alpha:
// ALU
module ALU #(
    parameter DATA_W = 32
)
(
    input                       i_clk,    
    input                       i_rst_n,  
    input                       i_valid,  
    input [DATA_W - 1 : 0]      i_A,      
    input [DATA_W - 1 : 0]      i_B,      
    input [         2 : 0]      i_inst,   
    output [2*DATA_W - 1 : 0]   o_data,   
    output                      o_done    
);
clock: 7.0 ns
lec_check: 0
abc_area: 1
cap_margin: 5
cell_pad_in_sites_detail_placement: 2
cell_pad_in_sites_global_placement: 3
core_aspect_ratio: 1.14
core_margin: 4
core_utilization: 36
gpl_routability_driven: 1
min_routing_layer: met2
slew_margin: 20
tns_end_percent: 65
run.sh (not shown) runs the stock make flow with config.mk's settings and CLKGATE_MAP_FILE=.
diff inputs: alpha => beta
==> flow/config.mk <==
export PLATFORM = sky130hd
export DESIGN_NAME = ALU
export DESIGN_NICKNAME = ALU
export VERILOG_FILES = /design/flow/design.v
export SDC_FILE = /design/flow/constraint.sdc
export NUM_CORES = 4
export LEC_CHECK = 0
export CAP_MARGIN = 20
export CORE_MARGIN = 2
export CORE_UTILIZATION = 72
export SETUP_SLACK_MARGIN = 1.09
export SLEW_MARGIN = 20
export TNS_END_PERCENT = 5
==> flow/constraint.sdc <==
create_clock -name core_clock -period 3.64 [get_ports {i_clk}]
set_input_delay 0.7280 -clock core_clock [delete_from_list [all_inputs] [get_ports {i_clk}]]
set_output_delay 0.7280 -clock core_clock [all_outputs]
set_load 0.01 [all_outputs]
### Flow results
beta terminated abnormally: 5_1_grt reported GRT-0232.
Synthesized instance count (beta / alpha): 0.77
Relative to alpha, die outline height decreased by about 36% in beta.
NOTE: synthesized area in beta falls short of that of alpha
Changes in gamma relative to beta:
-- flow/config.mk --
<<< beta, line 10
export CORE_UTILIZATION = 72
export SETUP_SLACK_MARGIN = 1.09
>>> gamma, line 10
export CORE_UTILIZATION = 40
<<< beta, line 13
export TNS_END_PERCENT = 5
>>> gamma, line 12
==> flow/constraint.sdc <==
create_clock -name core_clock -period 5.15 [get_ports {i_clk}]
set_input_delay 1.0300 -clock core_clock [delete_from_list [all_inputs] [get_ports {i_clk}]]
set_output_delay 1.0300 -clock core_clock [all_outputs]
set_load 0.01 [all_outputs]
--- outcome ---
- beta → gamma: pre-CTS setup slack now sits higher; post-DP HPWL now larger; area inside the core boundary higher; number of top-level design ports stayed essentially flat; number of cell instances after yosys synthesis has remained practically unchanged.
- gamma finished end to end and its layout was clean on timing, DRC and antenna.
What delta does differently from gamma at the input level:
==> flow/constraint.sdc <==
create_clock -name core_clock -period 7.0 [get_ports {i_clk}]
set_input_delay 1.4000 -clock core_clock [delete_from_list [all_inputs] [get_ports {i_clk}]]
set_output_delay 1.4000 -clock core_clock [all_outputs]
set_load 0.01 [all_outputs]
Notes after the runs:
As far as total global routing overflow goes, delta and gamma are indistinguishable; the numbers are identical. Delta(post-route core utilization, delta - gamma) < 0. On global routing met3 resource utilization, the higher figure sits with gamma, not delta. Relative to gamma, the cell area measured on delta has decreased slightly. delta vs gamma, peak supply drop went down by about 15%. Delta (delta minus gamma): global-route usage dropped 0.46 points; data arrival time of the critical path climbed 0.55 ns.

* * *

The RTL this note starts from:
==> flow/design.v <==
module ALU #(
    parameter DATA_W = 32
)
(
    input                       i_clk,    
    input                       i_rst_n,  
    input                       i_valid,  
    input [DATA_W - 1 : 0]      i_A,      
    input [DATA_W - 1 : 0]      i_B,      
    input [         2 : 0]      i_inst,   
    output [2*DATA_W - 1 : 0]   o_data,   
    output                      o_done    
);
    parameter S_IDLE           = 2'd0;
    parameter S_ONE_CYCLE_OP   = 2'd1;
    parameter S_MULTI_CYCLE_OP = 2'd2;
    reg  [         1: 0] state, state_nxt;  
    reg  [  DATA_W-1: 0] operand_a, operand_a_nxt;
    reg  [  DATA_W-1: 0] operand_b, operand_b_nxt;
    reg  [         2: 0] inst, inst_nxt;
    wire [  DATA_W-1: 0] add_buf, sub_buf;
    reg  [  2*DATA_W: 0] shift_reg, shift_reg_nxt;
    reg                  done, done_nxt;
    reg  [         4: 0] counter;
    assign add_buf = operand_a + operand_b;
    assign sub_buf = operand_a - operand_b;
    assign o_data = shift_reg[ 2*DATA_W-1: 0];
    assign o_done = done;
    always @(*) begin
        if (i_valid) begin
            operand_a_nxt = i_A;
            operand_b_nxt = i_B;
            inst_nxt      = i_inst;
        end
        else begin
            operand_a_nxt = operand_a;
            operand_b_nxt = operand_b;
            inst_nxt      = inst;
        end
    end
    always @(*) begin
        case(state)
            S_IDLE           :  begin
                if (i_valid) state_nxt = (i_inst >= 6 ) ? S_MULTI_CYCLE_OP : S_ONE_CYCLE_OP;
                else state_nxt = state;
            end
            S_ONE_CYCLE_OP   :  state_nxt = S_IDLE;
            S_MULTI_CYCLE_OP :  state_nxt = (counter == 31) ? S_IDLE : state;           
            default : state_nxt = state;
        endcase
    end
    always @(posedge i_clk) begin 
        counter <= (state == S_MULTI_CYCLE_OP) ? counter + 5'd1 : 5'd0;
    end
    always @(*) begin
        shift_reg_nxt = shift_reg;
        case (state)
            S_IDLE          : begin
                shift_reg_nxt = 65'b0;
                done_nxt = 1'b0;
            end
            S_ONE_CYCLE_OP  : begin
                case (inst)
                    3'd0    : begin
                        if ((operand_a[DATA_W-1] == 1) && (operand_b[DATA_W-1] == 1) && (add_buf[DATA_W-1] == 0))
                            shift_reg_nxt[31:0] = {1'b1, 31'b0};
                        else if ((operand_a[DATA_W-1] == 0) && (operand_b[DATA_W-1] == 0) && (add_buf[DATA_W-1] == 1))
                            shift_reg_nxt[31:0] = {1'b0, {31{1'b1}}};
                        else
                            shift_reg_nxt[31:0] = add_buf;
                    end
                    3'd1    : begin
                        if ((operand_a[DATA_W-1] == 1) && (operand_b[DATA_W-1] == 0) && (sub_buf[DATA_W-1] == 0))
                            shift_reg_nxt[31:0] = {1'b1, 31'b0};
                        else if ((operand_a[DATA_W-1] == 0) && (operand_b[DATA_W-1] == 1) && (sub_buf[DATA_W-1] == 1))
                            shift_reg_nxt[31:0] = {1'b0, {31{1'b1}}};
                        else
                            shift_reg_nxt[31:0] = sub_buf;
                    end
                    3'd2    : shift_reg_nxt[31:0] = operand_a & operand_b;
                    3'd3    : shift_reg_nxt[31:0] = operand_a | operand_b;
                    3'd4    : shift_reg_nxt[31:0] = ($signed(operand_a) < $signed(operand_b)) ? 32'd1 : 32'd0;
                    3'd5    : shift_reg_nxt[31:0] = $signed(operand_a) >>> $signed(operand_b);
                    default : shift_reg_nxt[31:0] = shift_reg[31:0];
                endcase
                shift_reg_nxt[64:32] = 33'b0;
                done_nxt = 1'b1;
            end
            S_MULTI_CYCLE_OP: begin
                case (inst)
                    3'd6    : begin
                        if (counter == 0)
                            shift_reg_nxt[31:0] = operand_a;
                        else
                            shift_reg_nxt[31:0] = shift_reg[31:0];
                        if(shift_reg_nxt[0] == 1)
                            shift_reg_nxt[64:32] = shift_reg[63:32] + operand_b;
                        else
                            shift_reg_nxt[64:32] = shift_reg[63:32];
                        shift_reg_nxt = shift_reg_nxt >> 1;
                        if (counter == 31) 
                            done_nxt = 1'b1;
                        else 
                            done_nxt = 1'b0;
                    end
                    3'd7    :begin
                        if (counter == 0) begin
                            if ((operand_b == 1) && (operand_a[31] == 1)) begin
                                shift_reg_nxt[31:1] = operand_a[30:0];
                                shift_reg_nxt[32] = 0;
                                shift_reg_nxt[0] = 1;
                            end
                            else begin
                                shift_reg_nxt[32:1] = operand_a;
                                shift_reg_nxt[0] = 0;
                            end
                            shift_reg_nxt[63:33] = shift_reg[63:33];
                        end
                        else begin
                            if (shift_reg[63:32] >= operand_b) begin
                                shift_reg_nxt[63:32] = shift_reg[63:32] - operand_b;
                                shift_reg_nxt[0] = 1;
                            end
                            else begin
                                shift_reg_nxt[63:32] = shift_reg[63:32];
                                shift_reg_nxt[0] = 0;
                            end
                            shift_reg_nxt[31:1] = shift_reg[31:1];
                        end
                        if (counter == 31) 
                            done_nxt = 1'b1;
                        else begin
                            shift_reg_nxt = shift_reg_nxt << 1;
                            done_nxt = 1'b0;
                        end
                    end
                    default :begin
                        shift_reg_nxt = shift_reg;
                        done_nxt = done;
                    end
                endcase
            end
            default : begin
                shift_reg_nxt = shift_reg;
                done_nxt = 1'b0;
            end
        endcase
    end
    always @(posedge i_clk or negedge i_rst_n) begin
        if(!i_rst_n) begin 
            done <= 0;
        end
        else begin
            done <= done_nxt;
        end
    end
    always @(posedge i_clk or negedge i_rst_n) begin
        if (!i_rst_n) begin
            state       <= S_IDLE;
            operand_a   <= 0;
            operand_b   <= 0;
            inst        <= 0;
            shift_reg   <= 0;
        end
        else begin
            state       <= state_nxt;
            operand_a   <= operand_a_nxt;
            operand_b   <= operand_b_nxt;
            inst        <= inst_nxt;
            shift_reg   <= shift_reg_nxt;
        end
    end
endmodule
clock: 7.0 ns
lec_check: 0
cap_margin: 20
cell_pad_in_sites_global_placement: 2
core_margin: 2
core_utilization: 36
cts_cluster_diameter: 351
cts_cluster_size: 97
place_density: 0.39
slew_margin: 20
tns_end_percent: 15
Then changed:
CELL_PAD_IN_SITES_GLOBAL_PLACEMENT = default   (was 2)
CORE_UTILIZATION = 70   (was 36)
CTS_CLUSTER_DIAMETER = default   (was 351)
CTS_CLUSTER_SIZE = 35   (was 97)
PLACE_DENSITY = default   (was 0.39)
TNS_END_PERCENT = default   (was 15)
clock period = 3.3 ns   (was 7.0 ns; I/O delays follow)
The new run failed in global routing.
Synthesized cell count stays the same.
Die size goes down by about 50%.
Area after synthesis does not change.
Then changed:
CTS_CLUSTER_DIAMETER = 36   (was default)
SETUP_SLACK_MARGIN = 1.38   (was default)
clock period = 4.96 ns   (was 3.3 ns; I/O delays follow)
This time the run completed with no timing, DRC or antenna violations.
Die size does not change.
Synthesized area is unchanged.
Synthesized cell count is unchanged.
Then changed:
CORE_UTILIZATION = 51   (was 70)
CTS_CLUSTER_DIAMETER = 107   (was 36)
CTS_CLUSTER_SIZE = 76   (was 35)
GPL_TIMING_DRIVEN = 0   (was default)
MAX_ROUTING_LAYER = met4   (was default)
SETUP_SLACK_MARGIN = default   (was 1.38)
clock period = 3.37 ns   (was 4.96 ns; I/O delays follow)
Effect:
- The changed run produced a layout that fails on negative setup slack
- cell area is higher by 19%
- combinational power came out higher by about 90%
- core utilization went down by 11 points
- power rises by about 70%
- wire length increases by 33%
- via count rises by 9.3%
- die size is higher by 36%
Power is estimated from default activity; no workload was simulated.
